==> flow/design.v <==
`timescale 1ns/1ps
package nn_pkg;
 localparam int K_SIZE = 3;
 localparam int PROD_W = 17;
 localparam int ACC_CONV_W = PROD_W + $clog2(K_SIZE*K_SIZE);
 localparam int RES_W = ACC_CONV_W + 1;
 localparam int W_W = 8;
 localparam int ACC_FC_W = 40;
 localparam int SHIFT_NORM = 6;
endpackage
`timescale 1ns/1ps
module window_gen_3x3_flat #(
 parameter int IMG_W = 8,
 parameter int IMG_H = 8
)(
 input logic clk,
 input logic rst,
 input logic in_valid,
 input logic signed [8:0] in_pixel,
 output logic win_valid,
 output logic [80:0] win_flat,  
 output logic [$clog2(IMG_W)-1:0] out_x,
 output logic [$clog2(IMG_H)-1:0] out_y
);
 logic signed [8:0] line1 [0:IMG_W-1];
 logic signed [8:0] line2 [0:IMG_W-1];
 logic signed [8:0] s0[0:2], s1[0:2], s2[0:2];
 int unsigned x, y;
 integer k;
 task automatic put9(input int idx, input logic signed [8:0] val);
 begin
 win_flat[idx*9 +: 9] <= val;
 end
 endtask
 always_ff @(posedge clk) begin
 if (rst) begin
 x <= 0; y <= 0;
 win_valid <= 0;
 out_x <= '0; out_y <= '0;
 win_flat <= '0;
 for (k = 0; k < IMG_W; k = k + 1) begin
 line1[k] <= '0;
 line2[k] <= '0;
 end
 for (k = 0; k < 3; k = k + 1) begin
 s0[k] <= '0; s1[k] <= '0; s2[k] <= '0;
 end
 end else begin
 win_valid <= 0;
 if (in_valid) begin
 s0[0] <= s0[1]; s0[1] <= s0[2]; s0[2] <= line2[x];
 s1[0] <= s1[1]; s1[1] <= s1[2]; s1[2] <= line1[x];
 s2[0] <= s2[1]; s2[1] <= s2[2]; s2[2] <= in_pixel;
 line2[x] <= line1[x];
 line1[x] <= in_pixel;
 if (y >= 2 && x >= 2) begin
 put9(0, s0[1]); put9(1, s0[2]); put9(2, line2[x]);
 put9(3, s1[1]); put9(4, s1[2]); put9(5, line1[x]);
 put9(6, s2[1]); put9(7, s2[2]); put9(8, in_pixel);
 win_valid <= 1;
 out_x <= x - 2;
 out_y <= y - 2;
 end
 if (x == IMG_W-1) begin
 x <= 0;
 if (y != IMG_H-1) y <= y + 1;
 else y <= 0;
 end else begin
 x <= x + 1;
 end
 end
 end
 end
endmodule
`timescale 1ns/1ps
import nn_pkg::*;
module nn_block_flat #(
 parameter int SHIFT_NORM = nn_pkg::SHIFT_NORM
)(
 input logic clk,
 input logic rst,
 input logic [80:0] win_flat,
 input logic signed [7:0] k00, k01, k02,
 input logic signed [7:0] k10, k11, k12,
 input logic signed [7:0] k20, k21, k22,
 input logic signed [7:0] bias,
 input logic signed [7:0] scale,
 input logic signed [7:0] offset,
 input logic signed [W_W-1:0] w0,
 input logic signed [W_W-1:0] w1,
 input logic signed [W_W-1:0] w2,
 output logic signed [RES_W-1:0] conv_result,
 output logic signed [RES_W-1:0] norm_result,
 output logic signed [ACC_FC_W-1:0] acc0,
 output logic signed [ACC_FC_W-1:0] acc1,
 output logic signed [ACC_FC_W-1:0] acc2
);
 function automatic logic signed [8:0] pix(input int idx);
 begin
 pix = $signed(win_flat[idx*9 +: 9]);
 end
 endfunction
 integer signed sum_temp;
 integer signed sum_next;
 always_comb begin
 sum_temp =
 pix(0)*k00 + pix(1)*k01 + pix(2)*k02 +
 pix(3)*k10 + pix(4)*k11 + pix(5)*k12 +
 pix(6)*k20 + pix(7)*k21 + pix(8)*k22;
 sum_next = (sum_temp <<< 1) + $signed(bias);
 end
 logic signed [RES_W-1:0] conv_reg;
 always_ff @(posedge clk) begin
 if (rst) conv_reg <= '0;
 else conv_reg <= sum_next[RES_W-1:0];
 end
 always_ff @(posedge clk) begin
 if (rst) conv_result <= '0;
 else conv_result <= conv_reg;
 end
 localparam int PROD_W = RES_W + 8;
 logic signed [PROD_W-1:0] prod;
 integer signed prod_shifted;
 integer signed sum_off;
 integer signed norm_next;
 always_comb begin
 prod = $signed(conv_reg) * $signed(scale);
 if (SHIFT_NORM > 0) prod_shifted = $signed(prod) >>> SHIFT_NORM;
 else if (SHIFT_NORM < 0) prod_shifted = $signed(prod) <<< (-SHIFT_NORM);
 else prod_shifted = $signed(prod);
 sum_off = prod_shifted + $signed(offset);
 norm_next = (sum_off < 0) ? 0 : sum_off;
 end
 always_ff @(posedge clk) begin
 if (rst) norm_result <= '0;
 else norm_result <= norm_next[RES_W-1:0];
 end
 always_comb begin
 acc0 = $signed(norm_result) * $signed(w0);
 acc1 = $signed(norm_result) * $signed(w1);
 acc2 = $signed(norm_result) * $signed(w2);
 end
endmodule
`timescale 1ns/1ps
import nn_pkg::*;
module nn_image_top #(
 parameter int IMG_W = 8,
 parameter int IMG_H = 8
)(
 input logic clk,
 input logic rst,
 input logic in_valid,
 input logic signed [8:0] in_pixel,
 input logic signed [7:0] k00, k01, k02,
 input logic signed [7:0] k10, k11, k12,
 input logic signed [7:0] k20, k21, k22,
 input logic signed [7:0] bias,
 input logic signed [7:0] scale,
 input logic signed [7:0] offset,
 input logic signed [W_W-1:0] w0,
 input logic signed [W_W-1:0] w1,
 input logic signed [W_W-1:0] w2,
 output logic out_valid,
 output logic signed [RES_W-1:0] conv_result,
 output logic signed [RES_W-1:0] norm_result,
 output logic signed [ACC_FC_W-1:0] acc0,
 output logic signed [ACC_FC_W-1:0] acc1,
 output logic signed [ACC_FC_W-1:0] acc2,
 output logic [$clog2(IMG_W)-1:0] out_x,
 output logic [$clog2(IMG_H)-1:0] out_y
);
 logic win_valid;
 logic [80:0] win_flat;  
 logic [$clog2(IMG_W)-1:0] win_x;
 logic [$clog2(IMG_H)-1:0] win_y;
 window_gen_3x3_flat #(
 .IMG_W(IMG_W),
 .IMG_H(IMG_H)
 ) u_win (
 .clk (clk),
 .rst (rst),
 .in_valid (in_valid),
 .in_pixel (in_pixel),
 .win_valid(win_valid),
 .win_flat (win_flat),
 .out_x (win_x),
 .out_y (win_y)
 );
 nn_block_flat #(
 .SHIFT_NORM(SHIFT_NORM)
 ) u_core (
 .clk (clk),
 .rst (rst),
 .win_flat (win_flat),
 .k00(k00), .k01(k01), .k02(k02),
 .k10(k10), .k11(k11), .k12(k12),
 .k20(k20), .k21(k21), .k22(k22),
 .bias (bias),
 .scale (scale),
 .offset (offset),
 .w0(w0),
 .w1(w1),
 .w2(w2),
 .conv_result(conv_result),
 .norm_result(norm_result),
 .acc0(acc0),
 .acc1(acc1),
 .acc2(acc2)
 );
 logic [1:0] vpipe;
 logic [$clog2(IMG_W)-1:0] x_pipe0, x_pipe1;
 logic [$clog2(IMG_H)-1:0] y_pipe0, y_pipe1;
 always_ff @(posedge clk) begin
 if (rst) begin
 vpipe <= 2'b00;
 x_pipe0 <= '0; x_pipe1 <= '0;
 y_pipe0 <= '0; y_pipe1 <= '0;
 end else begin
 vpipe <= {vpipe[0], win_valid};
 if (win_valid) begin
 x_pipe0 <= win_x;
 y_pipe0 <= win_y;
 end
 x_pipe1 <= x_pipe0;
 y_pipe1 <= y_pipe0;
 end
 end
 assign out_valid = vpipe[1];
 assign out_x = x_pipe1;
 assign out_y = y_pipe1;
endmodule
==> flow/run.sh <==
#!/bin/bash
# the make line also repeats each setting of config.mk as NAME=value (left out here)
make -C /OpenROAD-flow-scripts/flow DESIGN_CONFIG=/design/flow/config.mk WORK_HOME=/design/flow/orfs CLKGATE_MAP_FILE= finish
==> flow/config.mk <==
export PLATFORM = sky130hd
export DESIGN_NAME = nn_image_top
export DESIGN_NICKNAME = nn_image_top
export VERILOG_FILES = /design/flow/design.v
export SDC_FILE = /design/flow/constraint.sdc
export NUM_CORES = 4
export LEC_CHECK = 0
export CAP_MARGIN = 20
export CORE_MARGIN = 2
export CORE_UTILIZATION = 20
export SLEW_MARGIN = 20
==> flow/constraint.sdc <==
create_clock -name core_clock -period 14.6 [get_ports {clk}]
set_input_delay 2.9200 -clock core_clock [delete_from_list [all_inputs] [get_ports {clk}]]
set_output_delay 2.9200 -clock core_clock [all_outputs]
set_load 0.01 [all_outputs]
==> flow_summary_export.csv, run 1 <==
group,metric,value,unit
clock_network,clk_pin_slew,70,ps
die,io_pins,303,
worst_setup_path,crit_end,"acc0[32]",
placed_design,dp.cells,12200,
synthesis,syn_area_per_cell,9.28,um2
worst_setup_path,crit_slowest_cell,"clkdlybuf4s50_1",
hold_path,hold_class,"flop to flop",
synthesis,fp_nets,9454,
synthesis,ys_ff,433,
hold_path,min_path_cells,2,
route,ant_nets,0,
synthesis,synth_top_cell_by_area,"fa_1",
synthesis,area_leaders,"fa_1 35%, ha_1 10%, inv_1 8.4%",
clock_network,cts_resized,0,
timing,timing.fmax,0.0770,GHz
worst_setup_path,critPathCaptureType,"output pin",
clock_network,clkLatencyLatePin,720,ps
synthesis,enable_flop_cells,144,
timing,final_max_slew_viol_count,0,
worst_setup_path,crit_type,"input pin to output pin",
worst_setup_path,rrSetupSlack,5020,ps
synthesis,flop_cell,"dfxtp_1",
timing,post-route-period-util,89.0,%
die,chipArea,354000,um2
global_route,overflow,0,
route,route.detailed.wl_per_inst,15.5,um
placed_design,post-dp-hpwl,154000,um
route,finalWirelength,190000,um
synthesis,synth.cell_area,69800,um2
synthesis,synth_warnings,6,
global_route,grt_max_degree,68,
synthesis,mux_area_share,2.07,%
timing,rsz0062_at_grt,"no",
route,drtPass1Iterations,5,
hold_path,hold_start,"u_win.s0[1][7]",
timing,skew,66.1,ps
worst_setup_path,cp_cell_sequence,"clkdlybuf4s50_1 > nand2_1 > fa_1 > fa_1 > fa_1 > inv_1 > fa_1 > ha_1 > o21a_1 > o21ai_0 > or3_1 > or4b_1 > nand3_1 > a311o_1 > a221o_1 > a21oi_1 > xnor2_1 > clkdlybuf4s50_1",
clock_network,cts-buffers-inserted,57,
synthesis,ys_sh_simple,17.0,%
die,core,347000,um2
layout,final_area,79700,um2
worst_setup_path,cp-start-kind,"input pin",
route,vias_per_cell,4.03,
clock_network,cts_hold_buffers,0,
global_route,grt_pass1_vias,52000,
synthesis,ys_seq_share,14.5,%
synthesis,synth_cells,7516,
timing,worst_slew_pin_slew,1120,ps
synthesis,post-synth-top-count-cell,"inv_1",
worst_setup_path,critical_path_arrival,10070,ps
global_route,grt_pass1_wl,305000,um
placed_design,gp_congestion,0.853,
layout,layout.nets,9584,
synthesis,common_cells,"1565 x inv_1, 1227 x fa_1, 803 x and2_1, 601 x nand2_1, 579 x ha_1",
synthesis,yosys_area,69800,um2
synthesis,ys_sh_aoi,6.04,%
global_route,grt_usage,10.9,%
synthesis,yosysUniqueCellTypes,66,
synthesis,top_area_share,35.2,%
timing,setup_viol,0,
clock_network,cts_tree,"done",
worst_setup_path,max_stage_delay,1200,ps
worst_setup_path,cp_max_fo,22,
synthesis,ys_cells,7516,
clock_network,cts.htree.levels,2,
worst_setup_path,cp.required,11680,ps
worst_setup_path,worstReg2RegEnd,"u_core.conv_reg[21]",
die,fp-utilization,20.1,%
worst_setup_path,critPathTopFamily,"adder cells",
route,vias,49400,
worst_setup_path,crit_path_frequent_cell,"fa_1",
layout,fin_cells,12300,
placed_design,placed_area,77700,um2
clock_network,cts_root_buf,"clkbuf_16",
timing,finalSetupTns,0,ps
run,tool_warnings,31,
worst_setup_path,reg2regPathDepth,34,
die,die_y,595,um
die,row_count,216,
timing,min_period,12990,ps
route,drt-initial-drc-count,2806,
die,die_x,595,um
run,max_cap_violations,0,
route,drc_errors,0,
run_status,status,"finished clean",
worst_setup_path,r2r_start,"u_win.win_flat[75]",
synthesis,top_logic_kind,"adder cells",
synthesis,synth_xor_xnor_area_share,4.68,%
timing,final_hold_viol_count,0,
synthesis,async_flop_share,0,%
clock_network,cts_sinks,433,
worst_setup_path,critPathLaunch,"w0[5]",
clock_network,post_cts_buffers,0,
global_route,antenna_found_initial,22,
synthesis,adder_share,45.6,%
timing,slew_headroom,24.8,%
layout,fillerInstances,37500,
worst_setup_path,path_depth,18,
layout,syn_to_final_growth,14.1,%
worst_setup_path,cp_num_buf_inv,3,
hold_path,min_to,"u_win.win_flat[7]",
clock_network,clock_path_buffers,3,
placed_design,io_buffers,302,
layer usage:
layer  global-route usage, %  wire, um  vias to the layer above  part of all wire (%)
met1                    14.7     86800                    25000                    46
met3                    1.62     10100                      162                   5.3
met4                    1.73      2920                       14                   1.5
li1                        -         -                    23200                     -
met5                       0        83                        -                 0.044
met2                    18.5     90000                     1093                    47
per-stage QoR:
| step | util (%) | hold slack [ps] | setup slack, ps |
|---|---|---|---|
| after global placement | 22.4 | 431 | 1780 |
| final | 23.0 | 431 | 1610 |
| after detailed placement | 22.4 | 427 | 1650 |
| after CTS | 23.0 | 412 | 1640 |
| after floorplan | - | 414 | 3440 |
| after global routing | 23.0 | 455 | 1260 |
cell type report:
cell class / instances / area (um2) / area share [%]
clock inverters: 40 / 449 / 0.564
multi-input cells: 5240 / 52600 / 66.1
inverters: 1565 / 5870 / 7.37
clock buffers: 67 / 1460 / 1.84
flip-flops and latches: 433 / 10100 / 12.7
well taps: 4578 / 5730 / 7.19
repair buffers: 349 / 3380 / 4.24
diodes: 8 / 20.0 / 0.0251
==> inputs of run 2 (changes only) <==
- CORE_UTILIZATION: 20 -> 72
- CTS_CLUSTER_SIZE: not set -> 40
- HOLD_SLACK_MARGIN: not set -> -0.08
- PLACE_DENSITY_LB_ADDON: not set -> 0.29
- SETUP_SLACK_MARGIN: not set -> 2.24
- clock period: 14.6 -> 8.65 ns (I/O delays scaled with it)
==> run 2 against run 1 <==
Against the previous run:
- the run now fails in global routing (5_1_grt)
- synthesized area is the same
- synthesized cell count is the same
- die size shrank 72%
==> flow_summary_export.csv, run 2 <==
group,metric,value,unit
synthesis,async_flop_share,0,%
synthesis,ys_sh_simple,17.0,%
clock_network,cts_root_buf,"clkbuf_16",
die,chipArea,99400,um2
clock_network,cts-buffers-inserted,50,
die,fp-utilization,72.4,%
synthesis,area_leaders,"fa_1 35%, ha_1 10%, inv_1 8.4%",
die,io_pins,303,
die,row_count,114,
clock_network,cts_hold_buffers,0,
synthesis,common_cells,"1565 x inv_1, 1227 x fa_1, 803 x and2_1, 601 x nand2_1, 579 x ha_1",
placed_design,post-dp-hpwl,158000,um
clock_network,cts_sinks,433,
synthesis,flop_cell,"dfxtp_1",
global_route,overflow,115,
synthesis,synth_xor_xnor_area_share,4.68,%
synthesis,enable_flop_cells,144,
synthesis,post-synth-top-count-cell,"inv_1",
synthesis,synth_top_cell_by_area,"fa_1",
synthesis,top_logic_kind,"adder cells",
synthesis,ys_cells,7516,
global_route,grt_usage,70.4,%
synthesis,adder_share,45.6,%
synthesis,syn_area_per_cell,9.28,um2
run_status,error_line,"[ERROR GRT-0232] Routing congestion too high. Check the congestion heatmap in the GUI.",
die,die_y,315,um
synthesis,fp_nets,9454,
die,die_x,315,um
synthesis,ys_sh_aoi,6.04,%
synthesis,mux_area_share,2.07,%
die,core,96400,um2
run_status,haltStage,"global routing (5_1_grt)",
clock_network,cts.htree.levels,2,
placed_design,gp_congestion,0.970,
synthesis,yosys_area,69800,um2
synthesis,ys_ff,433,
run_status,status,"aborted with a tool error",
synthesis,top_area_share,35.2,%
placed_design,dp.cells,9647,
synthesis,synth_warnings,6,
clock_network,clock_path_buffers,3,
synthesis,ys_seq_share,14.5,%
synthesis,synth_cells,7516,
placed_design,io_buffers,302,
synthesis,synth.cell_area,69800,um2
synthesis,yosysUniqueCellTypes,66,
run 2: per-stage QoR:
step	setup TNS [ps]	cell area, um2	setup WS [ps]	util, %
floorplan	-4220	71500	-875	-
CTS	-6850	85300	-903	88.4
detailed placement	-47360	80900	-2160	84.0
global placement	-38570	80900	-2040	83.9
run 2: per-layer routing:
metal	track usage, %	overflow
met3	53.2	10
met2	89.7	56
met5	33.0	1
met4	69.7	47
met1	68.6	1
run 2: timing repair:
action | CTS
hold endpoints to repair | 0
setup endpoints to repair | 148
pin swaps | 346
cloned | 5
buffers inserted | 132
gates resized | 991
==> inputs of run 3 (changes only) <==
- CAP_MARGIN: 20 -> 30
- CTS_CLUSTER_SIZE: 40 -> 42
- HOLD_SLACK_MARGIN: -0.08 -> 0.27
- MAX_ROUTING_LAYER: not set -> met4
- PLACE_DENSITY: not set -> 0.64
- PLACE_DENSITY_LB_ADDON: 0.29 -> not set
- SETUP_SLACK_MARGIN: 2.24 -> not set
- clock period: 8.65 -> 9.07 ns (I/O delays scaled with it)
==> run 3 against run 2 <==
Against the previous run:
- synthesized cell count is the same
- die size stayed put
- the layout now fails its checks (setup timing)
- synthesized area unchanged
==> flow_summary_export.csv, run 3 <==
group,metric,value,unit
die,fp-utilization,72.4,%
timing,final_hold_viol_count,0,
clock_network,cts_tree,"done",
hold_path,min_path_cells,1,
die,row_count,114,
route,drc_errors,0,
synthesis,synth_xor_xnor_area_share,4.68,%
route,drtPass1Iterations,9,
route,drt-initial-drc-count,5559,
timing,setup_viol,12,
worst_setup_path,path_depth,35,
global_route,grt_max_degree,78,
die,io_pins,303,
global_route,grt_usage,41.3,%
clock_network,cts_root_buf,"clkbuf_16",
timing,min_period,10590,ps
timing,finalSetupTns,-12750,ps
die,die_y,315,um
synthesis,top_area_share,35.2,%
clock_network,cts_hold_buffers,0,
global_route,grt_pass1_vias,60600,
timing,final_max_slew_viol_count,0,
hold_path,min_to,"vpipe[1]",
placed_design,dp.cells,9550,
clock_network,clock_path_buffers,3,
run_status,violations,"setup timing",
placed_design,post-dp-hpwl,148000,um
die,core,96400,um2
die,die_x,315,um
synthesis,ys_cells,7516,
synthesis,ys_ff,433,
clock_network,clk_pin_slew,70,ps
synthesis,synth_cells,7516,
run_status,status,"complete, but fails checks",
die,chipArea,99400,um2
synthesis,mux_area_share,2.07,%
synthesis,enable_flop_cells,144,
synthesis,syn_area_per_cell,9.28,um2
run,max_cap_violations,0,
route,vias,57900,
route,route.detailed.wl_per_inst,21.9,um
synthesis,async_flop_share,0,%
timing,rsz0062_at_grt,"yes",
route,finalWirelength,213000,um
timing,slew_headroom,24.3,%
worst_setup_path,r2r_start,"u_win.win_flat[47]",
worst_setup_path,worstReg2RegEnd,"u_core.conv_reg[21]",
worst_setup_path,crit_end,"u_core.conv_reg[20]",
placed_design,io_buffers,302,
timing,skew,74.6,ps
worst_setup_path,critPathLaunch,"k02[2]",
synthesis,synth_warnings,6,
global_route,grt_pass1_wl,311000,um
synthesis,top_logic_kind,"adder cells",
synthesis,ys_sh_simple,17.0,%
layout,layout.nets,10400,
worst_setup_path,critical_path_arrival,11100,ps
route,ant_nets,0,
global_route,overflow,0,
layout,fin_cells,9750,
worst_setup_path,rrSetupSlack,-570,ps
worst_setup_path,cp_num_buf_inv,10,
worst_setup_path,max_stage_delay,640,ps
worst_setup_path,crit_path_frequent_cell,"fa_1",
clock_network,clkLatencyLatePin,670,ps
timing,timing.fmax,0.0945,GHz
layout,final_util,87.3,%
clock_network,cts.htree.levels,2,
worst_setup_path,cp-start-kind,"input pin",
synthesis,ys_seq_share,14.5,%
synthesis,area_leaders,"fa_1 35%, ha_1 10%, inv_1 8.4%",
synthesis,yosys_area,69800,um2
worst_setup_path,critPathTopFamily,"adder cells",
synthesis,adder_share,45.6,%
run,tool_warnings,36,
worst_setup_path,cp_max_fo,6,
layout,syn_to_final_growth,20.7,%
placed_design,gp_congestion,0.948,
timing,post-route-period-util,117,%
timing,whs,445,ps
worst_setup_path,critPathCaptureType,"flop",
hold_path,hold_class,"flop to flop",
worst_setup_path,reg2regPathDepth,34,
hold_path,hold_start,"vpipe[0]",
synthesis,synth_top_cell_by_area,"fa_1",
worst_setup_path,crit_type,"input pin to flop",
route,vias_per_cell,5.94,
global_route,antenna_found_initial,15,
worst_setup_path,cp.required,9580,ps
synthesis,post-synth-top-count-cell,"inv_1",
clock_network,cts_sinks,433,
synthesis,yosysUniqueCellTypes,66,
timing,worst_slew_pin_slew,1100,ps
synthesis,common_cells,"1565 x inv_1, 1227 x fa_1, 803 x and2_1, 601 x nand2_1, 579 x ha_1",
synthesis,flop_cell,"dfxtp_1",
clock_network,cts-buffers-inserted,47,
synthesis,fp_nets,9454,
worst_setup_path,crit_slowest_cell,"fa_1",
synthesis,ys_sh_aoi,6.04,%
timing,worst_slack,-1520,ps
synthesis,synth.cell_area,69800,um2
[run 3: metal layers]
metal | global-route usage, % | share of wire [%]
met2 | 69.9 | 49
met5 | - | 0
met4 | 27.7 | 9.1
met1 | 45.5 | 33
met3 | 5.47 | 8.9
[run 3: layout make-up]
cell class / instances / area (um2)
Fill cell: 4988 / 12200
Sequential cell: 433 / 10100
Timing Repair Buffer: 1134 / 9450
Clock inverter: 28 / 268
Multi-Input combinational cell: 5240 / 55600
Inverter: 1565 / 5880
Clock buffer: 60 / 1300
Tap cell: 1276 / 1600
Antenna cell: 14 / 35.0
[run 3: repair_timing]
| action | in CTS | in global routing |
|---|---|---|
| pin swaps | 270 | 274 |
| resized | 670 | 401 |
| setup endpoints to repair | 70 | 70 |
| setup buffers | 52 | 50 |
| gates cloned | 7 | 2 |
[run 3: per-stage QoR]
stage / cell area (um2) / setup WS [ps]
2_1_floorplan: 70300 / -541
3_3_place_gp: 79300 / -1600
3_5_place_dp: 79400 / -1750
4_1_cts: 82600 / -445
5_1_grt: 84200 / -1520
6_report: 84200 / -1520
==> inputs of run 4 (changes only) <==
- ABC_AREA: not set -> 1
- CAP_MARGIN: 30 -> 20
- CORE_MARGIN: 2 -> 4
- CORE_UTILIZATION: 72 -> 40
- CTS_CLUSTER_SIZE: 42 -> not set
- GPL_ROUTABILITY_DRIVEN: not set -> 1
- GPL_TIMING_DRIVEN: not set -> 1
- HOLD_SLACK_MARGIN: 0.27 -> not set
- MAX_ROUTING_LAYER: met4 -> not set
- PLACE_DENSITY: 0.64 -> not set
- SLEW_MARGIN: 20 -> 35
- clock period: 9.07 -> 8.11 ns (I/O delays scaled with it)
==> run 4 against run 3 <==
Against the previous run:
- register-to-register slack better by 220 ps
- critical path type unchanged
- still fails the layout checks on setup timing
- critical endpoint unchanged
- sequential share of layout area decreased by 1.3 points
- synthesized area increased by 8.6%
==> flow_summary_export.csv, run 4 <==
group,metric,value,unit
worst_setup_path,r2r_start,"u_win.win_flat[16]",
global_route,top_usage_layer,"met2",
synthesis,synth_top_cell_by_area,"fa_1",
worst_setup_path,critPathLaunch,"k21[7]",
timing,whs,418,ps
clock_network,cts_root_buf,"clkbuf_16",
placed_design,io_buffers,302,
clock_network,cts-buffers-inserted,52,
synthesis,synth.cell_area,75800,um2
synthesis,enable_flop_cells,144,
die,die_x,443,um
die,fp-utilization,40.3,%
timing,worst_slew_pin_slew,915,ps
synthesis,flop_cell,"dfxtp_1",
synthesis,ys_ff,433,
route,finalWirelength,233000,um
synthesis,ys_sh_aoi,5.82,%
die,die_y,443,um
worst_setup_path,critPathTopFamily,"adder cells",
placed_design,gp_congestion,0.961,
worst_setup_path,reg2regPathDepth,37,
hold_path,min_to,"vpipe[1]",
run,max_cap_violations,0,
run,tool_warnings,34,
timing,final_max_slew_viol_count,0,
synthesis,top_logic_kind,"adder cells",
timing,post-route-period-util,112,%
layout,layout.nets,13100,
route,drt-initial-drc-count,3925,
synthesis,yosys_area,75800,um2
timing,slew_headroom,38.9,%
synthesis,ys_sh_simple,19.4,%
worst_setup_path,rrSetupSlack,-350,ps
global_route,grt_max_degree,74,
synthesis,common_cells,"2732 x inv_1, 2324 x nand2_1, 1227 x fa_1, 738 x nor2_1, 579 x ha_1",
layout,syn_to_final_growth,24.1,%
route,route.detailed.wl_per_inst,17.0,um
run_status,status,"complete, but fails checks",
global_route,overflow,0,
worst_setup_path,cp_num_buf_inv,9,
timing,skew,77.0,ps
route,ant_nets,0,
hold_path,min_path_cells,2,
worst_setup_path,crit_end,"u_core.conv_reg[20]",
worst_setup_path,worstReg2RegEnd,"u_core.conv_reg[21]",
synthesis,synth_xor_xnor_area_share,3.30,%
route,drtPass1Iterations,6,
hold_path,hold_start,"vpipe[0]",
global_route,grt_pass1_vias,69000,
layout,fillerInstances,18200,
synthesis,mux_area_share,0.106,%
worst_setup_path,crit_slowest_cell,"fa_1",
die,core,188000,um2
die,chipArea,197000,um2
route,vias,66100,
clock_network,cts_sinks,433,
timing,setup_viol,14,
synthesis,area_leaders,"fa_1 32%, inv_1 14%, nand2_1 12%",
synthesis,synth_warnings,6,
die,row_count,159,
synthesis,post-synth-top-count-cell,"inv_1",
placed_design,dp.cells,13500,
worst_setup_path,cp.required,8630,ps
synthesis,ys_seq_share,13.3,%
synthesis,ys_cells,10200,
global_route,gr-usage-met1,31.0,%
layout,flop_area,10100,um2
layout,fin_cells,13700,
route,drc_errors,0,
worst_setup_path,max_stage_delay,570,ps
placed_design,post-dp-hpwl,192000,um
synthesis,synth_cells,10200,
synthesis,adder_share,42.0,%
timing,rsz0062_at_grt,"yes",
global_route,antenna_found_initial,17,
die,io_pins,303,
clock_network,cts_tree,"done",
worst_setup_path,path_depth,39,
synthesis,async_flop_share,0,%
timing,timing.fmax,0.110,GHz
global_route,use_met3,1.91,%
clock_network,clk_pin_slew,60,ps
clock_network,clkLatencyLatePin,700,ps
synthesis,top_area_share,32.4,%
hold_path,hold_class,"flop to flop",
timing,finalSetupTns,-10860,ps
timing,worst_slack,-986,ps
clock_network,cts.htree.levels,2,
synthesis,fp_nets,12100,
worst_setup_path,crit_type,"input pin to flop",
worst_setup_path,critical_path_arrival,9620,ps
clock_network,cts_hold_buffers,0,
timing,min_period,9100,ps
global_route,grt_usage,23.7,%
layout,logic_area,57100,um2
synthesis,syn_area_per_cell,7.44,um2
worst_setup_path,crit_path_frequent_cell,"fa_1",
synthesis,yosysUniqueCellTypes,48,
worst_setup_path,cp_max_fo,8,
global_route,grt_pass1_wl,375000,um
run_status,violations,"setup timing",
timing,final_hold_viol_count,0,
worst_setup_path,critPathCaptureType,"flop",
global_route,met2_usage,40.9,%
worst_setup_path,cp-start-kind,"input pin",
clock_network,clock_path_buffers,3,
layout,final_util,50.0,%
route,vias_per_cell,4.81,
[run 4: cell type report]
cell class	count	share of cell area, %
multi-input combinational	6571	60.7
timing repair buffer	1349	12.2
inverter	2764	11.1
clock buffer	69	1.55
antenna	19	0.0505
timing repair inverter	2	0.0133
tap	2495	3.32
clock inverter	28	0.330
sequential	433	10.8
[run 4: metal layers]
metal | share of wire [%] | routed length [um]
met1 | 43 | 100000
met2 | 48 | 112000
met3 | 4.6 | 10700
met4 | 4.5 | 10400
met5 | 0.0056 | 13
[run 4: stage by stage]
step	area (um2)	setup slack, ps
3_5_place_dp	88800	-2270
6_report	94100	-986
3_3_place_gp	88800	-2190
5_1_grt	94100	-1330
2_1_floorplan	76900	-900
4_1_cts	92600	-998
[run 4: repair_timing]
action,in CTS,in global routing
cloned,9,2
resized,563,477
setup buffers,50,27
pin swaps,255,225
setup endpoints to repair,77,98
==> inputs of run 5 (changes only) <==
- ABC_AREA: 1 -> not set
- CAP_MARGIN: 20 -> 30
- CORE_MARGIN: 4 -> 2
- CORE_UTILIZATION: 40 -> 72
- GPL_ROUTABILITY_DRIVEN: 1 -> not set
- GPL_TIMING_DRIVEN: 1 -> not set
- HOLD_SLACK_MARGIN: not set -> 0.3
- MAX_ROUTING_LAYER: not set -> met4
- SETUP_SLACK_MARGIN: not set -> -0.68
- SLEW_MARGIN: 35 -> 20
- clock period: 8.11 -> 8.51 ns (I/O delays scaled with it)
==> run 5 against run 4 <==
Against the previous run:
- still fails the layout checks on setup timing
- first-iteration DRC count grew 25%
- hold slack gained 33 ps
- synthesized cell count shrank 26%
- critical path type unchanged
==> flow_summary_export.csv, run 5 <==
group,metric,value,unit
run_status,status,"complete, but fails checks",
run_status,violations,"setup timing",
synthesis,fp_nets,9454,
layout,fillerInstances,5273,
synthesis,flop_cell,"dfxtp_1",
die,row_count,114,
worst_setup_path,r2r_start,"u_win.win_flat[20]",
hold_path,min_to,"vpipe[1]",
timing,whs,451,ps
timing,final_hold_viol_count,0,
hold_path,hold_start,"vpipe[0]",
synthesis,synth_warnings,6,
die,fp-utilization,72.4,%
synthesis,common_cells,"1565 x inv_1, 1227 x fa_1, 803 x and2_1, 601 x nand2_1, 579 x ha_1",
synthesis,synth_top_cell_by_area,"fa_1",
clock_network,cts.htree.levels,2,
route,finalWirelength,200000,um
timing,final_max_slew_viol_count,0,
clock_network,cts_tree,"done",
synthesis,top_area_share,35.2,%
worst_setup_path,critPathLaunch,"k02[7]",
global_route,grt_pass1_wl,308000,um
clock_network,cts_root_buf,"clkbuf_16",
route,drc_errors,0,
timing,slew_headroom,23.4,%
synthesis,async_flop_share,0,%
worst_setup_path,cp.required,8960,ps
timing,min_period,10660,ps
layout,layout.nets,10400,
die,io_pins,303,
global_route,grt_pass1_vias,60500,
worst_setup_path,critPathCaptureType,"flop",
placed_design,gp_congestion,0.976,
synthesis,synth_xor_xnor_area_share,4.68,%
worst_setup_path,cp-start-kind,"input pin",
timing,post-route-period-util,125,%
timing,worst_slack,-2150,ps
worst_setup_path,crit_end,"u_core.conv_reg[20]",
die,chipArea,99400,um2
route,ant_nets,0,
timing,worst_slew_pin_slew,1130,ps
worst_setup_path,critical_path_arrival,11110,ps
clock_network,clock_path_buffers,3,
die,die_y,315,um
placed_design,io_buffers,302,
placed_design,pre_cts_ws,-2230,ps
timing,rsz0062_at_grt,"yes",
route,drt-initial-drc-count,4899,
worst_setup_path,critPathTopFamily,"adder cells",
synthesis,synth_cells,7516,
hold_path,hold_class,"flop to flop",
global_route,grt_usage,40.5,%
synthesis,ys_sh_aoi,6.04,%
global_route,grt_max_degree,77,
global_route,antenna_found_initial,13,
clock_network,clkLatencyLatePin,630,ps
worst_setup_path,crit_path_frequent_cell,"fa_1",
worst_setup_path,path_depth,35,
route,vias_per_cell,5.78,
synthesis,top_logic_kind,"adder cells",
route,drtPass1Iterations,8,
global_route,overflow,0,
synthesis,ys_cells,7516,
clock_network,cts-buffers-inserted,46,
synthesis,yosysUniqueCellTypes,66,
timing,skew,36.7,ps
synthesis,area_leaders,"fa_1 35%, ha_1 10%, inv_1 8.4%",
synthesis,yosys_area,69800,um2
worst_setup_path,max_stage_delay,680,ps
worst_setup_path,crit_slowest_cell,"o41ai_4",
synthesis,ys_ff,433,
synthesis,enable_flop_cells,144,
synthesis,ys_seq_share,14.5,%
timing,setup_viol,86,
synthesis,synth.cell_area,69800,um2
synthesis,post-synth-top-count-cell,"inv_1",
route,vias,56800,
die,core,96400,um2
layout,syn_to_final_growth,19.6,%
timing,timing.fmax,0.0938,GHz
placed_design,post-dp-hpwl,150000,um
run,tool_warnings,36,
synthesis,syn_area_per_cell,9.28,um2
synthesis,adder_share,45.6,%
clock_network,clk_pin_slew,80,ps
worst_setup_path,reg2regPathDepth,35,
clock_network,cts_sinks,433,
worst_setup_path,cp_num_buf_inv,9,
worst_setup_path,crit_type,"input pin to flop",
layout,final_util,86.5,%
synthesis,mux_area_share,2.07,%
worst_setup_path,rrSetupSlack,-1370,ps
die,die_x,315,um
run,max_cap_violations,0,
worst_setup_path,cp_max_fo,5,
route,route.detailed.wl_per_inst,20.3,um
synthesis,ys_sh_simple,17.0,%
hold_path,min_path_cells,1,
worst_setup_path,worstReg2RegEnd,"u_core.conv_reg[20]",
run 5: repair_timing:
item                       4_1_cts  5_1_grt
gates resized                  448      190
hold buffers                     0        0
buffers inserted                27       21
setup endpoints to repair       42       55
pin swaps                      195      150
run 5: area by class of cell:
cell class | instances | area (um2) | area share (%)
repair buffers | 1224 | 9970 | 12.0
multi-input cells | 5240 | 54300 | 65.1
well taps | 1276 | 1600 | 1.91
flip-flops and latches | 433 | 10100 | 12.1
clock buffers | 55 | 1250 | 1.50
inverters | 1565 | 5870 | 7.04
diodes | 12 | 30.0 | 0.0360
clock inverters | 29 | 293 | 0.351
run 5: per-layer routing:
metal / up-vias / routed length, um / GRT usage [%]
li1: 24900 / - / -
met1: 28100 / 69300 / 46.2
met2: 2875 / 99200 / 69.4
met3: 925 / 16000 / 5.01
met4: 0 / 15200 / 22.8
met5: - / 0 / -
run 5: stage by stage:
step	TNS, ps	cell area [um2]	instances
2_1_floorplan	-6830	70300	7516
3_3_place_gp	-66650	80500	9702
3_5_place_dp	-72010	80600	9710
4_1_cts	-40470	82800	9797
5_1_grt	-57690	83400	9833
6_report	-37450	83400	9834
==> inputs of run 6 (changes only) <==
- CAP_MARGIN: 30 -> 15
- CTS_CLUSTER_SIZE: not set -> 40
- HOLD_SLACK_MARGIN: 0.3 -> -0.05
- MAX_ROUTING_LAYER: met4 -> not set
- SETUP_SLACK_MARGIN: -0.68 -> -0.57
- clock period: 8.51 -> 8.16 ns (I/O delays scaled with it)
==> run 6 against run 5 <==
Against the previous run:
- clock-buffer cell count increased by 15
- synthesized area did not move
- highest routed layer is now met5
- via count rose by 0.13%
- die size unchanged
- critical endpoint is now u_core.conv_reg[19]
- flip-flop count unchanged
- the layout still fails its checks (setup timing)
- sequential share of layout area is 0.15 points lower
- hold slack lost 6.0 ps
- critical path depth shrank 2
- routed wire length is 0.58% higher
==> flow_summary_export.csv, run 6 <==
group,metric,value,unit
worst_setup_path,cp_max_fo,5,
clock_network,cts_root_buf,"clkbuf_16",
die,die_x,315,um
layout,logic_area,55000,um2
run_status,violations,"setup timing",
hold_path,min_to,"vpipe[1]",
global_route,grt_max_degree,81,
timing,timing.fmax,0.101,GHz
synthesis,mux_area_share,2.07,%
die,core,96400,um2
route,drt-initial-drc-count,4584,
timing,finalSetupTns,-38440,ps
placed_design,io_buffers,302,
clock_network,clock_path_buffers,3,
layout,fin_cells,9879,
placed_design,gp_congestion,0.946,
synthesis,common_cells,"1565 x inv_1, 1227 x fa_1, 803 x and2_1, 601 x nand2_1, 579 x ha_1",
worst_setup_path,max_stage_delay,630,ps
timing,min_period,9890,ps
worst_setup_path,cp.required,8640,ps
timing,post-route-period-util,121,%
synthesis,synth_top_cell_by_area,"fa_1",
synthesis,ys_sh_aoi,6.04,%
clock_network,clk_pin_slew,60,ps
worst_setup_path,worstReg2RegEnd,"u_core.conv_reg[19]",
global_route,grt_pass1_vias,61000,
clock_network,cts_hold_buffers,0,
timing,final_hold_viol_count,0,
synthesis,ys_ff,433,
layout,syn_to_final_growth,21.1,%
global_route,overflow,0,
synthesis,yosys_area,69800,um2
synthesis,top_logic_kind,"adder cells",
route,vias_per_cell,5.76,
worst_setup_path,r2r_start,"u_win.win_flat[55]",
synthesis,ys_cells,7516,
global_route,antenna_found_initial,6,
worst_setup_path,critPathCaptureType,"flop",
worst_setup_path,cp-start-kind,"input pin",
worst_setup_path,crit_slowest_cell,"fa_2",
synthesis,syn_area_per_cell,9.28,um2
layout,final_area,84500,um2
worst_setup_path,rrSetupSlack,-1030,ps
timing,worst_slack,-1730,ps
synthesis,yosysUniqueCellTypes,66,
global_route,grt_usage,39.5,%
synthesis,adder_share,45.6,%
layout,layout.nets,10500,
run,tool_warnings,37,
placed_design,dp.cells,9735,
layout,flop_area,10100,um2
hold_path,min_path_cells,1,
worst_setup_path,path_depth,33,
worst_setup_path,critPathTopFamily,"adder cells",
synthesis,async_flop_share,0,%
timing,worst_slew_pin_slew,1250,ps
timing,skew,24.8,ps
timing,setup_viol,92,
synthesis,top_area_share,35.2,%
synthesis,synth_xor_xnor_area_share,4.68,%
synthesis,synth_cells,7516,
synthesis,ys_seq_share,14.5,%
worst_setup_path,critical_path_arrival,10360,ps
die,chipArea,99400,um2
worst_setup_path,reg2regPathDepth,36,
worst_setup_path,crit_type,"input pin to flop",
layout,fillerInstances,4845,
clock_network,clkLatencyLatePin,640,ps
synthesis,synth.cell_area,69800,um2
run,max_cap_violations,0,
worst_setup_path,cp_num_buf_inv,9,
placed_design,post-dp-hpwl,151000,um
route,finalWirelength,201000,um
synthesis,enable_flop_cells,144,
synthesis,flop_cell,"dfxtp_1",
worst_setup_path,crit_path_frequent_cell,"fa_1",
timing,slew_headroom,15.4,%
route,ant_nets,0,
synthesis,fp_nets,9454,
worst_setup_path,crit_end,"u_core.conv_reg[19]",
route,vias,56900,
synthesis,ys_sh_simple,17.0,%
die,fp-utilization,72.4,%
clock_network,cts_sinks,433,
placed_design,placed_area,80700,um2
clock_network,cts-buffers-inserted,49,
die,die_y,315,um
route,route.detailed.wl_per_inst,20.3,um
global_route,grt_pass1_wl,308000,um
synthesis,area_leaders,"fa_1 35%, ha_1 10%, inv_1 8.4%",
worst_setup_path,critPathLaunch,"k20[7]",
die,row_count,114,
die,io_pins,303,
run_status,status,"complete, but fails checks",
hold_path,hold_class,"flop to flop",
clock_network,cts.htree.levels,2,
timing,final_max_slew_viol_count,0,
synthesis,post-synth-top-count-cell,"inv_1",
timing,whs,445,ps
hold_path,hold_start,"vpipe[0]",
synthesis,synth_warnings,6,
route,drc_errors,0,
clock_network,cts_tree,"done",
route,drtPass1Iterations,6,
timing,rsz0062_at_grt,"yes",
[run 6: what timing repair did]
action                                  CTS  global route
endpoints found under the setup margin   70            63
pin swaps                               182           236
resized                                 561           350
buffers inserted                         44            38
cloned                                    1             1
[run 6: final cells by class]
| cell class | count | area share, % |
|---|---|---|
| multi-input cells | 5241 | 65.1 |
| well taps | 1276 | 1.89 |
| diodes | 7 | 0.0207 |
| clock inverters | 21 | 0.379 |
| inverters | 1565 | 6.96 |
| repair buffers | 1266 | 12.1 |
| clock buffers | 70 | 1.66 |
| flip-flops and latches | 433 | 12.0 |
[run 6: per-layer routing]
layer  up-vias  global-route usage [%]  routed length, um
li1      25000                       -                  -
met1     28200                    45.5              69100
met2      2771                    69.0             100000
met3       932                    5.62              15300
met4         2                    25.9              16100
met5         -                       0                 13
[run 6: per-stage QoR]
step / utilization (%) / setup slack (ps)
final: 87.7 / -1730
after detailed placement: 83.7 / -2600
after global routing: 87.6 / -2120
after floorplan: - / -1270
after global placement: 83.7 / -2260
after CTS: 86.4 / -1300
==> inputs of run 7 (changes only) <==
- CAP_MARGIN: 15 -> 20
- CELL_PAD_IN_SITES_GLOBAL_PLACEMENT: not set -> 1
- CORE_ASPECT_RATIO: not set -> 1.76
- CORE_MARGIN: 2 -> 8
- CORE_UTILIZATION: 72 -> 40
- GPL_TIMING_DRIVEN: not set -> 0
- HOLD_SLACK_MARGIN: -0.05 -> -0.07
- SETUP_SLACK_MARGIN: -0.57 -> not set
- clock period: 8.16 -> 12.0 ns (I/O delays scaled with it)
==> run 7 against run 6 <==
Against the previous run:
- the run now finishes clean
- non-clock buffer count fell by 705
- global-route usage fell by 15 points
- synthesized cell count unchanged
- sequential share of layout area is 1.1 points higher
- clock-buffer cell count is 13 lower
- utilization decreased by 43 points
- die size grew 90%
- hold slack better by 15 ps
- cell count increased by 2.7%
==> flow_summary_export.csv, run 7 <==
group,metric,value,unit
die,die_x,331,um
worst_setup_path,reg2regPathDepth,33,
synthesis,synth_cells,7516,
route,vias,50900,
route,drtPass1Iterations,5,
die,core,173000,um2
clock_network,cts_sinks,433,
synthesis,ys_seq_share,14.5,%
synthesis,ys_cells,7516,
die,chipArea,189000,um2
global_route,overflow,0,
global_route,grt_max_degree,19,
route,route.met3.wl,6960,um
timing,timing.fmax,0.0851,GHz
worst_setup_path,crit_slowest_cell,"clkdlybuf4s50_1",
timing,setup_viol,0,
timing,skew,61.1,ps
route,top_layer,"met5",
timing,worst_slew_pin_slew,1260,ps
die,fp-utilization,40.2,%
worst_setup_path,cp_num_buf_inv,5,
die,die_y,570,um
timing,final_max_slew_viol_count,0,
synthesis,synth_top_cell_by_area,"fa_1",
clock_network,clock_path_buffers,3,
clock_network,clkLatencyLatePin,660,ps
placed_design,pre_cts_ws,-856,ps
route,wl_met1,71100,um
worst_setup_path,cp-start-kind,"input pin",
clock_network,clk_pin_slew,70,ps
worst_setup_path,cp_max_fo,9,
global_route,grt_pass1_vias,57000,
worst_setup_path,r2r_start,"u_win.win_flat[61]",
hold_path,hold_start,"u_win.s0[1][3]",
worst_setup_path,crit_type,"input pin to flop",
worst_setup_path,critPathLaunch,"k21[0]",
timing,min_period,11750,ps
synthesis,post-synth-top-count-cell,"inv_1",
timing,worst_slack,253,ps
synthesis,enable_flop_cells,144,
synthesis,ys_sh_aoi,6.04,%
layout,fin_cells,10200,
placed_design,io_buffers,282,
timing,final_hold_viol_count,0,
clock_network,cts-buffers-inserted,47,
layout,syn_to_final_growth,10.8,%
timing,post-route-period-util,97.9,%
die,row_count,203,
clock_network,cts_root_buf,"clkbuf_16",
worst_setup_path,path_depth,34,
timing,finalSetupTns,0,ps
run,max_cap_violations,0,
timing,rsz0062_at_grt,"yes",
worst_setup_path,crit_path_frequent_cell,"fa_1",
synthesis,synth_xor_xnor_area_share,4.68,%
route,drc_errors,0,
run_status,status,"finished clean",
global_route,grt_usage,24.2,%
worst_setup_path,critical_path_arrival,12230,ps
synthesis,adder_share,45.6,%
clock_network,cts_hold_buffers,0,
worst_setup_path,max_stage_delay,580,ps
worst_setup_path,crit_end,"u_core.conv_reg[21]",
route,finalWirelength,225000,um
synthesis,fp_nets,9454,
synthesis,area_leaders,"fa_1 35%, ha_1 10%, inv_1 8.4%",
hold_path,min_path_cells,2,
route,vias_per_cell,5.02,
worst_setup_path,critPathTopFamily,"adder cells",
synthesis,mux_area_share,2.07,%
hold_path,hold_class,"flop to flop",
synthesis,yosysUniqueCellTypes,66,
synthesis,syn_area_per_cell,9.28,um2
synthesis,yosys_area,69800,um2
synthesis,flop_cell,"dfxtp_1",
hold_path,min_to,"u_win.win_flat[3]",
synthesis,ys_ff,433,
layout,final_util,44.6,%
worst_setup_path,rrSetupSlack,1860,ps
route,wl_met2,129000,um
route,ant_nets,0,
global_route,antenna_found_initial,21,
synthesis,ys_sh_simple,17.0,%
clock_network,cts_tree,"done",
layout,fillerInstances,17200,
run,tool_warnings,32,
clock_network,post_cts_buffers,0,
worst_setup_path,critPathCaptureType,"flop",
worst_setup_path,cp.required,12490,ps
synthesis,common_cells,"1565 x inv_1, 1227 x fa_1, 803 x and2_1, 601 x nand2_1, 579 x ha_1",
route,drt-initial-drc-count,1974,
synthesis,top_area_share,35.2,%
placed_design,gp_congestion,0.898,
synthesis,synth_warnings,6,
die,io_pins,303,
synthesis,synth.cell_area,69800,um2
worst_setup_path,worstReg2RegEnd,"u_core.conv_reg[21]",
timing,slew_headroom,15.8,%
placed_design,post-dp-hpwl,196000,um
global_route,grt_pass1_wl,342000,um
layout,layout.nets,9786,
timing,whs,460,ps
route,route.detailed.wl_per_inst,22.2,um
synthesis,async_flop_share,0,%
synthesis,top_logic_kind,"adder cells",
clock_network,cts.htree.levels,2,
placed_design,dp.cells,10100,
-- run 7: layout make-up --
cell class	instances	area [um2]	share of cell area [%]
diodes	9	22.5	0.0291
flip-flops and latches	433	10100	13.1
well taps	2255	2820	3.65
plain buffers	278	1230	1.60
multi-input cells	5240	52800	68.3
clock buffers	57	1260	1.62
clock inverters	30	332	0.429
repair buffers	283	2880	3.72
inverters	1565	5870	7.60
-- run 7: stage by stage --
step | instance area (um2)
final | 77300
after global routing | 77300
after CTS | 77100
after detailed placement | 75500
after global placement | 75400
after floorplan | 69800
-- run 7: what timing repair did --
action	4_1_cts	5_1_grt
endpoints found under the setup margin	36	40
gates resized	13	72
pin swaps	1	3
-- run 7: layer usage --
layer,vias up,GRT usage [%]
met2,970,49.5
met5,-,0
met1,25800,22.2
li1,23600,-
met3,484,2.31
met4,22,14.9
==> inputs of run 8 (changes only) <==
- CAP_MARGIN: 20 -> 30
- CELL_PAD_IN_SITES_GLOBAL_PLACEMENT: 1 -> not set
- CORE_ASPECT_RATIO: 1.76 -> 0.71
- CORE_MARGIN: 8 -> 2
- CORE_UTILIZATION: 40 -> 72
- CTS_CLUSTER_SIZE: 40 -> 32
- GPL_TIMING_DRIVEN: 0 -> not set
- HOLD_SLACK_MARGIN: -0.07 -> not set
- MAX_ROUTING_LAYER: not set -> met4
- SETUP_SLACK_MARGIN: not set -> 1.32
- clock period: 12.0 -> 8.99 ns (I/O delays scaled with it)
==> run 8 against run 7 <==
Against the previous run:
- the layout now fails its checks (setup timing)
- cell count fell by 2.7%
- worst setup slack got worse by 1400 ps
- hold slack worse by 5.2 ps
- critical path depth grew 6
- clock-buffer cell count stayed put
- global-route usage increased by 19 points
==> flow_summary_export.csv, run 8 <==
group,metric,value,unit
run_status,status,"complete, but fails checks",
run_status,violations,"setup timing",
synthesis,synth.cell_area,69800,um2
synthesis,enable_flop_cells,144,
synthesis,ys_seq_share,14.5,%
worst_setup_path,critPathTopFamily,"adder cells",
worst_setup_path,r2r_start,"u_win.win_flat[48]",
clock_network,clk_pin_slew,70,ps
worst_setup_path,critPathLaunch,"k02[3]",
timing,skew,52.3,ps
timing,final_max_slew_viol_count,0,
route,vias,58700,
run,tool_warnings,36,
die,die_y,266,um
timing,min_period,10160,ps
worst_setup_path,rrSetupSlack,-390,ps
global_route,grt_max_degree,74,
synthesis,yosysUniqueCellTypes,66,
worst_setup_path,cp_num_buf_inv,13,
synthesis,ys_sh_aoi,6.04,%
clock_network,cts_sinks,433,
route,route.detailed.wl_per_inst,22.3,um
synthesis,post-synth-top-count-cell,"inv_1",
route,drtPass1Iterations,6,
synthesis,mux_area_share,2.07,%
worst_setup_path,reg2regPathDepth,41,
timing,slew_headroom,23.6,%
global_route,grt_pass1_wl,325000,um
synthesis,synth_cells,7516,
layout,layout.nets,10500,
placed_design,gp_congestion,0.999,
global_route,overflow,0,
clock_network,cts_root_buf,"clkbuf_16",
hold_path,hold_class,"flop to flop",
route,drt-initial-drc-count,6149,
clock_network,cts_hold_buffers,0,
timing,setup_viol,13,
worst_setup_path,critPathCaptureType,"flop",
hold_path,hold_start,"u_win.s2[1][2]",
route,drc_errors,0,
die,die_x,373,um
hold_path,min_to,"u_win.win_flat[56]",
synthesis,top_logic_kind,"adder cells",
route,ant_nets,0,
worst_setup_path,cp-start-kind,"input pin",
placed_design,pre_cts_ws,-1950,ps
worst_setup_path,crit_path_frequent_cell,"fa_1",
global_route,grt_usage,43.1,%
die,chipArea,99500,um2
synthesis,fp_nets,9454,
clock_network,cts.htree.levels,2,
die,fp-utilization,72.4,%
synthesis,adder_share,45.6,%
clock_network,cts_tree,"done",
timing,timing.fmax,0.0984,GHz
route,finalWirelength,220000,um
synthesis,area_leaders,"fa_1 35%, ha_1 10%, inv_1 8.4%",
worst_setup_path,critical_path_arrival,10650,ps
layout,final_util,89.2,%
die,io_pins,303,
worst_setup_path,worstReg2RegEnd,"u_core.conv_reg[17]",
worst_setup_path,crit_end,"u_core.conv_reg[17]",
hold_path,min_path_cells,2,
synthesis,ys_cells,7516,
die,row_count,96,
die,core,96300,um2
synthesis,async_flop_share,0,%
synthesis,syn_area_per_cell,9.28,um2
global_route,grt_pass1_vias,60300,
worst_setup_path,max_stage_delay,590,ps
global_route,antenna_found_initial,15,
synthesis,ys_sh_simple,17.0,%
worst_setup_path,path_depth,40,
route,vias_per_cell,5.94,
timing,final_hold_viol_count,0,
layout,syn_to_final_growth,23.2,%
synthesis,flop_cell,"dfxtp_1",
timing,post-route-period-util,113,%
worst_setup_path,cp_max_fo,6,
clock_network,clock_path_buffers,3,
run,max_cap_violations,0,
worst_setup_path,crit_slowest_cell,"fa_2",
synthesis,common_cells,"1565 x inv_1, 1227 x fa_1, 803 x and2_1, 601 x nand2_1, 579 x ha_1",
worst_setup_path,crit_type,"input pin to flop",
synthesis,yosys_area,69800,um2
placed_design,post-dp-hpwl,157000,um
timing,worst_slew_pin_slew,1140,ps
clock_network,cts-buffers-inserted,47,
clock_network,clkLatencyLatePin,660,ps
worst_setup_path,cp.required,9480,ps
placed_design,io_buffers,302,
synthesis,synth_warnings,6,
synthesis,top_area_share,35.2,%
synthesis,synth_top_cell_by_area,"fa_1",
timing,worst_slack,-1170,ps
timing,rsz0062_at_grt,"yes",
synthesis,synth_xor_xnor_area_share,4.68,%
synthesis,ys_ff,433,
==> run 8: timing repair <==
item,4_1_cts,5_1_grt
endpoints found under the setup margin,138,137
buffers inserted,125,58
pin swaps,324,320
gates cloned,6,0
gates resized,944,400
==> run 8: area by class of cell <==
cell class,instances,area (um2)
diodes,12,30.0
clock inverters,31,324
fillers,4442,10400
well taps,1274,1590
multi-input cells,5241,56000
inverters,1565,5890
clock buffers,57,1250
flip-flops and latches,433,10100
repair buffers,1266,10700
==> run 8: metrics by stage <==
stage               setup TNS (ps)  hold slack [ps]  area [um2]  cells
finish                       -8300              455       86000   9879
global placement            -28430              419       80000   9577
floorplan                    -2260              414       71100   7516
detailed placement          -34820              445       80100   9587
global route                -12090              468       86000   9879
CTS                          -4510              452       84200   9806
==> run 8: routing by layer <==
layer	up-vias	share of wire (%)	track usage, %
met1	29000	37	56.7
met4	0	5.4	15.4
met2	3788	46	66.6
li1	25000	-	-
met5	-	0	-
met3	928	12	9.13
==> inputs of run 9 (changes only) <==
- CAP_MARGIN: 30 -> 10
- CORE_ASPECT_RATIO: 0.71 -> not set
- CTS_CLUSTER_SIZE: 32 -> 41
- HOLD_SLACK_MARGIN: not set -> -0.08
- SETUP_SLACK_MARGIN: 1.32 -> not set
- clock period: 8.99 -> 7.38 ns (I/O delays scaled with it)
==> run 9 against run 8 <==
Against the previous run:
- the flow now stops in global routing (5_1_grt)
- die size is essentially flat
- synthesized cell count unchanged
- synthesized area stayed put
==> flow_summary_export.csv, run 9 <==
group,metric,value,unit
synthesis,ys_seq_share,14.5,%
clock_network,cts.htree.levels,2,
clock_network,cts_root_buf,"clkbuf_16",
synthesis,flop_cell,"dfxtp_1",
placed_design,io_buffers,302,
synthesis,yosys_area,69800,um2
clock_network,cts-buffers-inserted,46,
synthesis,ys_sh_aoi,6.04,%
synthesis,synth.cell_area,69800,um2
synthesis,top_logic_kind,"adder cells",
die,die_x,315,um
die,chipArea,99400,um2
die,core,96400,um2
die,die_y,315,um
synthesis,ys_cells,7516,
run_status,status,"aborted with a tool error",
die,fp-utilization,72.4,%
clock_network,clock_path_buffers,3,
synthesis,area_leaders,"fa_1 35%, ha_1 10%, inv_1 8.4%",
synthesis,ys_ff,433,
synthesis,synth_warnings,6,
synthesis,syn_area_per_cell,9.28,um2
synthesis,synth_xor_xnor_area_share,4.68,%
synthesis,common_cells,"1565 x inv_1, 1227 x fa_1, 803 x and2_1, 601 x nand2_1, 579 x ha_1",
placed_design,post-dp-hpwl,156000,um
synthesis,top_area_share,35.2,%
synthesis,synth_top_cell_by_area,"fa_1",
run_status,haltStage,"global routing (5_1_grt)",
synthesis,post-synth-top-count-cell,"inv_1",
synthesis,yosysUniqueCellTypes,66,
die,row_count,114,
synthesis,fp_nets,9454,
synthesis,mux_area_share,2.07,%
synthesis,synth_cells,7516,
die,io_pins,303,
synthesis,async_flop_share,0,%
placed_design,placed_area,82100,um2
clock_network,cts_sinks,433,
synthesis,ys_sh_simple,17.0,%
synthesis,adder_share,45.6,%
placed_design,dp.cells,9864,
synthesis,enable_flop_cells,144,
placed_design,gp_congestion,0.977,
## run 9: stage by stage
step	worst slack, ps	utilization (%)	TNS [ps]	hold WS, ps
detailed placement	-3120	85.2	-154850	446
floorplan	-1890	-	-19140	414
CTS	-1860	90.0	-47380	441
global placement	-2990	85.2	-137150	430
## run 9: timing repair
action | in CTS
endpoints found under the hold margin | 0
gates cloned | 10
hold buffers | 0
setup buffers | 150
endpoints found under the setup margin | 133
pin swaps | 341
gates resized | 1188
==> inputs of run 10 (changes only) <==
- CAP_MARGIN: 10 -> 20
- CELL_PAD_IN_SITES_DETAIL_PLACEMENT: not set -> 0
- CORE_ASPECT_RATIO: not set -> 0.79
- CORE_UTILIZATION: 72 -> 34
- CTS_CLUSTER_SIZE: 41 -> not set
- GPL_TIMING_DRIVEN: not set -> 1
- HOLD_SLACK_MARGIN: -0.08 -> -0.01
- MAX_ROUTING_LAYER: met4 -> not set
- SETUP_SLACK_MARGIN: not set -> 1.12
- TNS_END_PERCENT: not set -> 85
- clock period: 7.38 -> 6.37 ns (I/O delays scaled with it)
==> run 10 against run 9 <==
Against the previous run:
- now fails the layout checks on setup timing
- die size grew 110%
- synthesized area is the same
- synthesized cell count is the same
==> flow_summary_export.csv, run 10 <==
group,metric,value,unit
synthesis,enable_flop_cells,144,
synthesis,adder_share,45.6,%
placed_design,gp_congestion,0.868,
timing,post-route-period-util,145,%
worst_setup_path,critical_path_arrival,9660,ps
worst_setup_path,critPathLaunch,"k11[3]",
hold_path,hold_class,"flop to flop",
timing,worst_slew_pin_slew,1190,ps
placed_design,post-dp-hpwl,163000,um
route,vias,54200,
global_route,grt_pass1_vias,59100,
placed_design,io_buffers,302,
synthesis,synth_xor_xnor_area_share,4.68,%
hold_path,min_to,"vpipe[1]",
worst_setup_path,worstReg2RegEnd,"u_core.conv_reg[21]",
hold_path,hold_start,"vpipe[0]",
synthesis,synth_cells,7516,
synthesis,ys_sh_simple,17.0,%
worst_setup_path,cp-start-kind,"input pin",
synthesis,top_logic_kind,"adder cells",
die,fp-utilization,34.3,%
worst_setup_path,crit_end,"u_core.conv_reg[21]",
die,core,204000,um2
run_status,status,"complete, but fails checks",
synthesis,yosys_area,69800,um2
clock_network,cts.htree.levels,2,
route,finalWirelength,199000,um
worst_setup_path,cp_max_fo,6,
clock_network,clkLatencyLatePin,650,ps
synthesis,mux_area_share,2.07,%
synthesis,common_cells,"1565 x inv_1, 1227 x fa_1, 803 x and2_1, 601 x nand2_1, 579 x ha_1",
synthesis,ys_sh_aoi,6.04,%
timing,slew_headroom,18.4,%
timing,skew,82.5,ps
global_route,antenna_found_initial,20,
route,vias_per_cell,4.64,
worst_setup_path,path_depth,37,
clock_network,clock_path_buffers,3,
synthesis,top_area_share,35.2,%
worst_setup_path,r2r_start,"u_win.win_flat[11]",
timing,rsz0062_at_grt,"yes",
worst_setup_path,reg2regPathDepth,37,
worst_setup_path,cp.required,6800,ps
worst_setup_path,rrSetupSlack,-2570,ps
route,drtPass1Iterations,7,
worst_setup_path,critPathTopFamily,"adder cells",
timing,final_max_slew_viol_count,0,
run,tool_warnings,37,
synthesis,flop_cell,"dfxtp_1",
clock_network,cts-buffers-inserted,50,
synthesis,ys_ff,433,
timing,final_hold_viol_count,0,
synthesis,post-synth-top-count-cell,"inv_1",
worst_setup_path,crit_path_frequent_cell,"fa_1",
route,drc_errors,0,
die,chipArea,209000,um2
clock_network,cts_root_buf,"clkbuf_16",
worst_setup_path,crit_type,"input pin to flop",
die,io_pins,303,
clock_network,cts_tree,"done",
die,die_x,514,um
timing,timing.fmax,0.108,GHz
layout,layout.nets,10900,
global_route,grt_max_degree,142,
synthesis,yosysUniqueCellTypes,66,
worst_setup_path,critPathCaptureType,"flop",
route,drt-initial-drc-count,2855,
synthesis,synth.cell_area,69800,um2
run,max_cap_violations,0,
clock_network,clk_pin_slew,60,ps
worst_setup_path,crit_slowest_cell,"fa_1",
global_route,overflow,0,
layout,fillerInstances,19200,
timing,min_period,9230,ps
worst_setup_path,max_stage_delay,570,ps
route,route.detailed.wl_per_inst,17.0,um
timing,worst_slack,-2860,ps
layout,syn_to_final_growth,31.5,%
synthesis,area_leaders,"fa_1 35%, ha_1 10%, inv_1 8.4%",
die,row_count,147,
synthesis,synth_top_cell_by_area,"fa_1",
die,die_y,407,um
clock_network,cts_sinks,433,
synthesis,ys_cells,7516,
synthesis,syn_area_per_cell,9.28,um2
layout,final_util,45.1,%
synthesis,async_flop_share,0,%
synthesis,fp_nets,9454,
worst_setup_path,cp_num_buf_inv,8,
timing,setup_viol,130,
synthesis,ys_seq_share,14.5,%
layout,logic_area,56400,um2
global_route,grt_usage,19.2,%
synthesis,synth_warnings,6,
run_status,violations,"setup timing",
layout,flop_area,10100,um2
global_route,grt_pass1_wl,319000,um
hold_path,min_path_cells,1,
route,ant_nets,0,
-- run 10: timing repair --
item | in CTS | in global routing
pin swaps | 345 | 239
buffers inserted | 131 | 55
gates cloned | 17 | 2
hold buffers | 0 | 0
setup endpoints to repair | 152 | 150
endpoints found under the hold margin | 0 | 0
gates resized | 1142 | 240
-- run 10: area by class of cell --
type	count	area share [%]
clock inverters	28	0.271
multi-input cells	5242	61.4
well taps	2682	3.66
inverters	1565	6.41
repair buffers	1653	15.8
diodes	6	0.0164
clock buffers	64	1.49
flip-flops and latches	433	11.0
-- run 10: per-stage QoR --
stage               area (um2)  setup WS [ps]  setup TNS (ps)  hold slack [ps]  instances
detailed placement       85800          -3990         -232600              424      11400
floorplan                71800          -2700          -63060              414       7516
global route             91800          -3190         -146820              467      11700
finish                   91800          -2860         -120810              436      11700
CTS                      90400          -2840         -122780              435      11600
global placement         85800          -3930         -228670              426      11400
-- run 10: metal layers --
layer	part of all wire, %	track usage (%)	routed length, um
met3	4.5	2.41	8970
met4	2.7	4.72	5310
met2	50	34.3	99400
met1	43	24.5	85100
met5	0.037	0	73
